// AuctionSearch
module AuctionSearch(
  input         clock,
  input         reset,
  output        io_rewardIn_0_ready,
  input         io_rewardIn_0_valid,
  input  [7:0]  io_rewardIn_0_reward,
  input  [10:0] io_rewardIn_0_idx,
  input         io_rewardIn_0_last,
  output [10:0] io_agentIdx_0,
  input  [7:0]  io_price_0,
  output        io_rewardIn_1_ready,
  input         io_rewardIn_1_valid,
  input  [7:0]  io_rewardIn_1_reward,
  input  [10:0] io_rewardIn_1_idx,
  output [10:0] io_agentIdx_1,
  input  [7:0]  io_price_1,
  output        io_rewardIn_2_ready,
  input         io_rewardIn_2_valid,
  input  [7:0]  io_rewardIn_2_reward,
  input  [10:0] io_rewardIn_2_idx,
  output [10:0] io_agentIdx_2,
  input  [7:0]  io_price_2,
  output        io_rewardIn_3_ready,
  input         io_rewardIn_3_valid,
  input  [7:0]  io_rewardIn_3_reward,
  input  [10:0] io_rewardIn_3_idx,
  output [10:0] io_agentIdx_3,
  input  [7:0]  io_price_3,
  output        io_rewardIn_4_ready,
  input         io_rewardIn_4_valid,
  input  [7:0]  io_rewardIn_4_reward,
  input  [10:0] io_rewardIn_4_idx,
  output [10:0] io_agentIdx_4,
  input  [7:0]  io_price_4,
  output        io_rewardIn_5_ready,
  input         io_rewardIn_5_valid,
  input  [7:0]  io_rewardIn_5_reward,
  input  [10:0] io_rewardIn_5_idx,
  output [10:0] io_agentIdx_5,
  input  [7:0]  io_price_5,
  output        io_rewardIn_6_ready,
  input         io_rewardIn_6_valid,
  input  [7:0]  io_rewardIn_6_reward,
  input  [10:0] io_rewardIn_6_idx,
  output [10:0] io_agentIdx_6,
  input  [7:0]  io_price_6,
  output        io_rewardIn_7_ready,
  input         io_rewardIn_7_valid,
  input  [7:0]  io_rewardIn_7_reward,
  input  [10:0] io_rewardIn_7_idx,
  output [10:0] io_agentIdx_7,
  input  [7:0]  io_price_7,
  input         io_resultOut_ready,
  output        io_resultOut_valid,
  output [10:0] io_resultOut_winner,
  output [7:0]  io_resultOut_bid
);
Settings: LEC_CHECK=0, ABC_AREA=1, CAP_MARGIN=20, CORE_MARGIN=2, CORE_UTILIZATION=72, CTS_CLUSTER_DIAMETER=249, MAX_ROUTING_LAYER=met4, PLACE_DENSITY=0.36, SETUP_SLACK_MARGIN=0.18, SLEW_MARGIN=20; clock period 2.15 ns.
run.sh (not shown) runs the stock make flow with config.mk's settings and CLKGATE_MAP_FILE=.
The baseline never finished: it broke off in 5_1_grt.
==> next run, changes <==
--- a/flow/config.mk
+++ b/flow/config.mk
@@ -13,3 +13 @@
-export MAX_ROUTING_LAYER = met4
-export PLACE_DENSITY = 0.36
-export SETUP_SLACK_MARGIN = 0.18
+export PLACE_DENSITY = 0.6
==> flow/constraint.sdc (replaced) <==
create_clock -name core_clock -period 2.72 [get_ports {clock}]
set_input_delay 0.5440 -clock core_clock [delete_from_list [all_inputs] [get_ports {clock}]]
set_output_delay 0.5440 -clock core_clock [all_outputs]
set_load 0.01 [all_outputs]
Now the flow produced a layout that fails on setup timing.
Synthesized cell count is unchanged.
Synthesized area does not change.
Die size is unchanged.
==> next run, changes <==
--- a/flow/config.mk
+++ b/flow/config.mk
@@ -8 +7,0 @@
-export ABC_AREA = 1
@@ -11,2 +10 @@
-export CORE_UTILIZATION = 72
-export CTS_CLUSTER_DIAMETER = 249
+export CORE_UTILIZATION = 40
==> flow/constraint.sdc (replaced) <==
create_clock -name core_clock -period 3.67 [get_ports {clock}]
set_input_delay 0.7340 -clock core_clock [delete_from_list [all_inputs] [get_ports {clock}]]
set_output_delay 0.7340 -clock core_clock [all_outputs]
set_load 0.01 [all_outputs]
After rerunning: Now the flow completed without violations. Design area goes down by 7.8%. Cell count is lower by 7.9%. Wire length came out lower by 18%. Worst setup slack is better by 280 ps. Total power fell by 37%. Clock skew is lower by 15 ps. Sequential power is lower by 29%. Core utilization decreases by 41 points. Die size rose by 69%. Worst hold slack improves by 100 ps.
==> next run, changes <==
--- a/flow/config.mk
+++ b/flow/config.mk
@@ -10 +10 @@
-export CORE_UTILIZATION = 40
+export CORE_UTILIZATION = 66
==> flow/constraint.sdc (replaced) <==
create_clock -name core_clock -period 3.25 [get_ports {clock}]
set_input_delay 0.6500 -clock core_clock [delete_from_list [all_inputs] [get_ports {clock}]]
set_output_delay 0.6500 -clock core_clock [all_outputs]
set_load 0.01 [all_outputs]
This time the run finished with setup timing left; hold slack degrades by 76 ps; total power rose by 16%; cell count fell by 4.6%; maximum frequency rose by 4.0%; utilization rose by 35 points; wire length rose by 1.6%; critical path depth rose by 1; global-route usage rose by 13 points; setup slack degrades by 280 ps.
==> next run, changes <==
--- a/flow/config.mk
+++ b/flow/config.mk
@@ -7,0 +8 @@
+export ABC_AREA = 1
@@ -10 +11 @@
-export CORE_UTILIZATION = 66
+export CORE_UTILIZATION = 68
Result: The changed run produced a clean layout. Final cell count came out higher by 11%. Cell area came out lower by 3.3%. Sequential cell count stays the same. Worst setup slack is better by 140 ps. Clock power hardly moves.

---

JK:
Starting RTL as in the previous note.
Settings: LEC_CHECK=0, CAP_MARGIN=20, CORE_MARGIN=2, CORE_UTILIZATION=71, SETUP_SLACK_MARGIN=0.64, SLEW_MARGIN=20; clock period 2.11 ns.
As the logs show, JK stopped at 5_1_grt after a tool error, so it never reached the end of the flow.
Setup changes, JK to MS
# JK
export LEC_CHECK = 0
export CAP_MARGIN = 20
export CORE_MARGIN = 2
export CORE_UTILIZATION = 71
export SETUP_SLACK_MARGIN = 0.64
export SLEW_MARGIN = 20
create_clock -name core_clock -period 2.11 [get_ports {clock}]
# MS
export LEC_CHECK = 0
export ABC_AREA = 1
export CAP_MARGIN = 0
export CORE_MARGIN = 2
export CORE_UTILIZATION = 68
export GPL_ROUTABILITY_DRIVEN = 1
export HOLD_SLACK_MARGIN = 0.3
export MAX_ROUTING_LAYER = met4
export MIN_ROUTING_LAYER = met1
export SLEW_MARGIN = 20
export TNS_END_PERCENT = 70
create_clock -name core_clock -period 2.11 [get_ports {clock}]
Findings:
- MS did not finish; a tool error ended it in 5_1_grt.
- JK → MS: number of hold buffers added after cts grew by 1; number of buffers inserted to repair setup after CTS shrank by 55.
- Floorplan check, MS vs JK: die outline larger in MS
- Synthesized cell count for MS is higher than for JK.
- Taking JK over MS, the number of placed instances, taps included ratio works out to 0.876.
Input changes introduced in AL (baseline for comparison: MS):
# MS
export LEC_CHECK = 0
export ABC_AREA = 1
export CAP_MARGIN = 0
export CORE_MARGIN = 2
export CORE_UTILIZATION = 68
export GPL_ROUTABILITY_DRIVEN = 1
export HOLD_SLACK_MARGIN = 0.3
export MAX_ROUTING_LAYER = met4
export MIN_ROUTING_LAYER = met1
export SLEW_MARGIN = 20
export TNS_END_PERCENT = 70
create_clock -name core_clock -period 2.11 [get_ports {clock}]
# AL
export LEC_CHECK = 0
export CAP_MARGIN = 25
export CORE_MARGIN = 4
export CORE_UTILIZATION = 58
export GPL_ROUTABILITY_DRIVEN = 1
export HOLD_SLACK_MARGIN = 0.3
export MAX_ROUTING_LAYER = met4
export MIN_ROUTING_LAYER = met1
export SLEW_MARGIN = 20
export TNS_END_PERCENT = 25
create_clock -name core_clock -period 2.38 [get_ports {clock}]
## What came out
- The flow completed for AL, but it is not clean: the layout still shows setup timing.
- From MS to AL, total I/O pin count did not move at all.
- [AL vs MS] cell resize tally after clock tree synthesis: lower in AL
- Of MS and AL, the higher area fraction in and, or, nand and nor cells after synthesis belongs to MS.
- In the metrics for MS and AL, the one carrying the lower worst setup slack before clock tree synthesis is AL.
- Floorplan utilization ends up higher on MS.
- The final reports for AL and MS show clock buffer count from CTS higher in the former.
Modified inputs, TR compared to AL
# AL
export LEC_CHECK = 0
export CAP_MARGIN = 25
export CORE_MARGIN = 4
export CORE_UTILIZATION = 58
export GPL_ROUTABILITY_DRIVEN = 1
export HOLD_SLACK_MARGIN = 0.3
export MAX_ROUTING_LAYER = met4
export MIN_ROUTING_LAYER = met1
export SLEW_MARGIN = 20
export TNS_END_PERCENT = 25
create_clock -name core_clock -period 2.38 [get_ports {clock}]
# TR
export LEC_CHECK = 0
export CAP_MARGIN = 25
export CORE_MARGIN = 2
export CORE_UTILIZATION = 70
export GPL_ROUTABILITY_DRIVEN = 0
export HOLD_SLACK_MARGIN = 0.11
export MAX_ROUTING_LAYER = met4
export MIN_ROUTING_LAYER = met1
export SLEW_MARGIN = 20
export TNS_END_PERCENT = 25
create_clock -name core_clock -period 4.56 [get_ports {clock}]
--- outcome ---
- Going from AL to TR, data arrival time at the worst-slack endpoint decreased by 0.45 ns relative to the old numbers, core utilization increased by 0.93 points relative to the old numbers, multi-input gate share of total cell area increased by 3.0 points relative to the old numbers.
- TR went all the way through synthesis, placement and routing and the layout is clean on timing, DRC and antenna.
- Relative to AL, the multi-input combinational cell area measured on TR has decreased by more than 10%.

---

Setup of v58:
Starting RTL as in the previous note.
export LEC_CHECK = 0
export CAP_MARGIN = 20
export CORE_MARGIN = 2
export CORE_UTILIZATION = 70
export CTS_CLUSTER_SIZE = 52
export SETUP_SLACK_MARGIN = 0.31
export SLEW_MARGIN = 20
create_clock -name core_clock -period 3.25 [get_ports {clock}]
v58: flow complete, layout not clean; failing: setup timing
The following lists how v54 was set up differently from v58:
- CORE_UTILIZATION changed from 70 to 9
- CTS_CLUSTER_SIZE removed (was 52)
- SETUP_SLACK_MARGIN removed (was 0.31)
- PLACE_DENSITY newly set to 0.6
- the clock period (ns, I/O delays scaled along) changed from 3.25 to 4.15
v54 ended with every stage complete and zero timing, DRC or antenna violations. Global-route usage ends up higher on v58. Between v54 and v58, it is v54 whose routed wire length is higher, by 0.69%. Looking only at global placer's final weighted congestion, and setting everything else aside, the lower value of v58 and v54 goes to v54. Class of the most critical setup path = flip-flop to primary output: v54; class of the most critical setup path = flip-flop to flip-flop: v58. Between v54 and v58, it is v54 whose area of all placed cells without fillers is higher, by 3.9%. v54: portion of the clock cycle consumed by the worst path in the final layout lower than v58.
What v9 does differently from v54 at the input level:
- CORE_UTILIZATION changed from 9 to 21
- the clock period (ns, I/O delays scaled along) changed from 4.15 to 4.52
Results
Total non-filler cell area in the finished layout: higher on v54
Diff v54 -> v9: area of the placeable core fell about 60%, non-clock buffer count decreased by 28 relative to the old numbers, count of clock-buffer cells in the layout went up 15, routing usage on met2 shows an increase of 9.0 points.
Highest routed metal layer: met5 -> v54, met4 -> v9
Largest incremental delay on the critical path up 0.32 ns in v9 wrt v54
Summary of v9 over v54: total wire length lost 20%; clock skew shows a reduction of 0.021 ns; post-route worst setup slack went down 0.12 ns.
In the reports for v9 and v54, the smaller worst endpoint data arrival time belongs to v54.
Looking at end point of the critical path, the io_resultOut_bid[4] result is from v9; the io_resultOut_bid[6] one comes from v54.
Via count normalized by instance count | v9 above v54
> inputs changed (v9 -> v48)
- CORE_UTILIZATION changed from 21 to 40
- SETUP_SLACK_MARGIN newly set to 0.42
- the clock period (ns, I/O delays scaled along) changed from 4.52 to 3.8
Against v9, power in v48 rose by more than 10%.
Arrival time at the worst endpoint ends up higher on v9.
Smallest hold slack was lower in the run labelled v9.
Summary of v48 over v9: part of the power in the clock network fell 1.2 points; die size decreased by 110000 um^2 relative to the old numbers; count of clock-buffer cells in the layout rose by 6.1%.
v48 completed; timing, DRC and antenna clean
Diff v9 -> v48 | sequential power | up by more than 10%

---

## onyx
AuctionSearch again, from the RTL that the note above started with.
## AuctionSearch
module AuctionSearch(
  input         clock,
  input         reset,
  output        io_rewardIn_0_ready,
  input         io_rewardIn_0_valid,
  input  [7:0]  io_rewardIn_0_reward,
  input  [10:0] io_rewardIn_0_idx,
  input         io_rewardIn_0_last,
  output [10:0] io_agentIdx_0,
  input  [7:0]  io_price_0,
  output        io_rewardIn_1_ready,
  input         io_rewardIn_1_valid,
  input  [7:0]  io_rewardIn_1_reward,
  input  [10:0] io_rewardIn_1_idx,
  output [10:0] io_agentIdx_1,
  input  [7:0]  io_price_1,
  output        io_rewardIn_2_ready,
  input         io_rewardIn_2_valid,
  input  [7:0]  io_rewardIn_2_reward,
  input  [10:0] io_rewardIn_2_idx,
  output [10:0] io_agentIdx_2,
  input  [7:0]  io_price_2,
  output        io_rewardIn_3_ready,
  input         io_rewardIn_3_valid,
  input  [7:0]  io_rewardIn_3_reward,
  input  [10:0] io_rewardIn_3_idx,
  output [10:0] io_agentIdx_3,
  input  [7:0]  io_price_3,
  output        io_rewardIn_4_ready,
  input         io_rewardIn_4_valid,
  input  [7:0]  io_rewardIn_4_reward,
  input  [10:0] io_rewardIn_4_idx,
  output [10:0] io_agentIdx_4,
  input  [7:0]  io_price_4,
  output        io_rewardIn_5_ready,
  input         io_rewardIn_5_valid,
  input  [7:0]  io_rewardIn_5_reward,
  input  [10:0] io_rewardIn_5_idx,
  output [10:0] io_agentIdx_5,
  input  [7:0]  io_price_5,
  output        io_rewardIn_6_ready,
  input         io_rewardIn_6_valid,
  input  [7:0]  io_rewardIn_6_reward,
  input  [10:0] io_rewardIn_6_idx,
  output [10:0] io_agentIdx_6,
  input  [7:0]  io_price_6,
  output        io_rewardIn_7_ready,
  input         io_rewardIn_7_valid,
  input  [7:0]  io_rewardIn_7_reward,
  input  [10:0] io_rewardIn_7_idx,
  output [10:0] io_agentIdx_7,
  input  [7:0]  io_price_7,
  input         io_resultOut_ready,
  output        io_resultOut_valid,
  output [10:0] io_resultOut_winner,
  output [7:0]  io_resultOut_bid
);
Settings: LEC_CHECK=0, CAP_MARGIN=15, CELL_PAD_IN_SITES_DETAIL_PLACEMENT=1, CELL_PAD_IN_SITES_GLOBAL_PLACEMENT=1, CORE_MARGIN=2, CORE_UTILIZATION=72, CTS_CLUSTER_SIZE=24, HOLD_SLACK_MARGIN=-0.05, MIN_ROUTING_LAYER=met2, SETUP_SLACK_MARGIN=0.84, SLEW_MARGIN=35; clock period 4.0 ns.
onyx did not finish: a tool error stopped it during 3_1_place_gp_skip_io.
### onyx -> harbor
Settings: removing SETUP_SLACK_MARGIN (formerly 0.84); removing HOLD_SLACK_MARGIN (formerly -0.05); removing MIN_ROUTING_LAYER (formerly met2); removing CTS_CLUSTER_SIZE (formerly 24); changing CORE_UTILIZATION from 72 to 71; changing CAP_MARGIN from 15 to 20; removing CELL_PAD_IN_SITES_GLOBAL_PLACEMENT (formerly 1); removing CELL_PAD_IN_SITES_DETAIL_PLACEMENT (formerly 1); changing SLEW_MARGIN from 35 to 20; changing the clock period (ns, I/O delays scaled along) from 4.0 to 3.2.
==> comparison <==
The flow for harbor finished, though final verification flagged setup timing.
Floorplan check, harbor vs onyx: die outline larger in harbor
Sort onyx and harbor by row count, ascending, and onyx comes first.
Height of the die in harbor vs onyx: up about 0.7%
Setup changes, harbor to zinc
Settings: setting SETUP_SLACK_MARGIN to -0.2 for the first time; changing the clock period (ns, I/O delays scaled along) from 3.2 to 2.12.
What ended zinc was a tool error in 4_1_cts; the run never finished. Summary of zinc over harbor: placed cell count higher; area share of and/or/nand/nor cells after synthesis comparable. Routability-driven placement congestion ratio: zinc > harbor. From zinc to harbor, initial core utilization did not move at all. Diff harbor..zinc | placeable core area | unchanged. Taking harbor as the reference, in zinc detailed placer's ending HPWL up 11%; instance tally after logic synthesis flat; area fraction in mux cells flat. zinc ended up with a lower worst slack at placement than harbor did. For area figure in the yosys stat output, harbor and zinc come out practically identical.
Changes in indigo relative to zinc:
Settings: SETUP_SLACK_MARGIN removed (was -0.2); CORE_UTILIZATION changed from 71 to 72; TNS_END_PERCENT newly set to 5; PLACE_DENSITY newly set to 0.79; the clock period (ns, I/O delays scaled along) changed from 2.12 to 3.25.
Findings:
Total core area (higher): zinc
indigo -> zinc: post-synthesis chip area from yosys delta 0, exact match
[compare] base=zinc new=indigo: standard-cell row count fell about 1%, starting density of the core rose 1.3 points, instance count after placement with tap cells included fell 6.2%, placed standard-cell area fell 7.8%.
Completing all stages was not enough for indigo: its layout failed the final checks because of setup timing.
indigo ends up with a die height that is about 0.7% lower than in zinc.
Power and IR drop assume default switching activity.
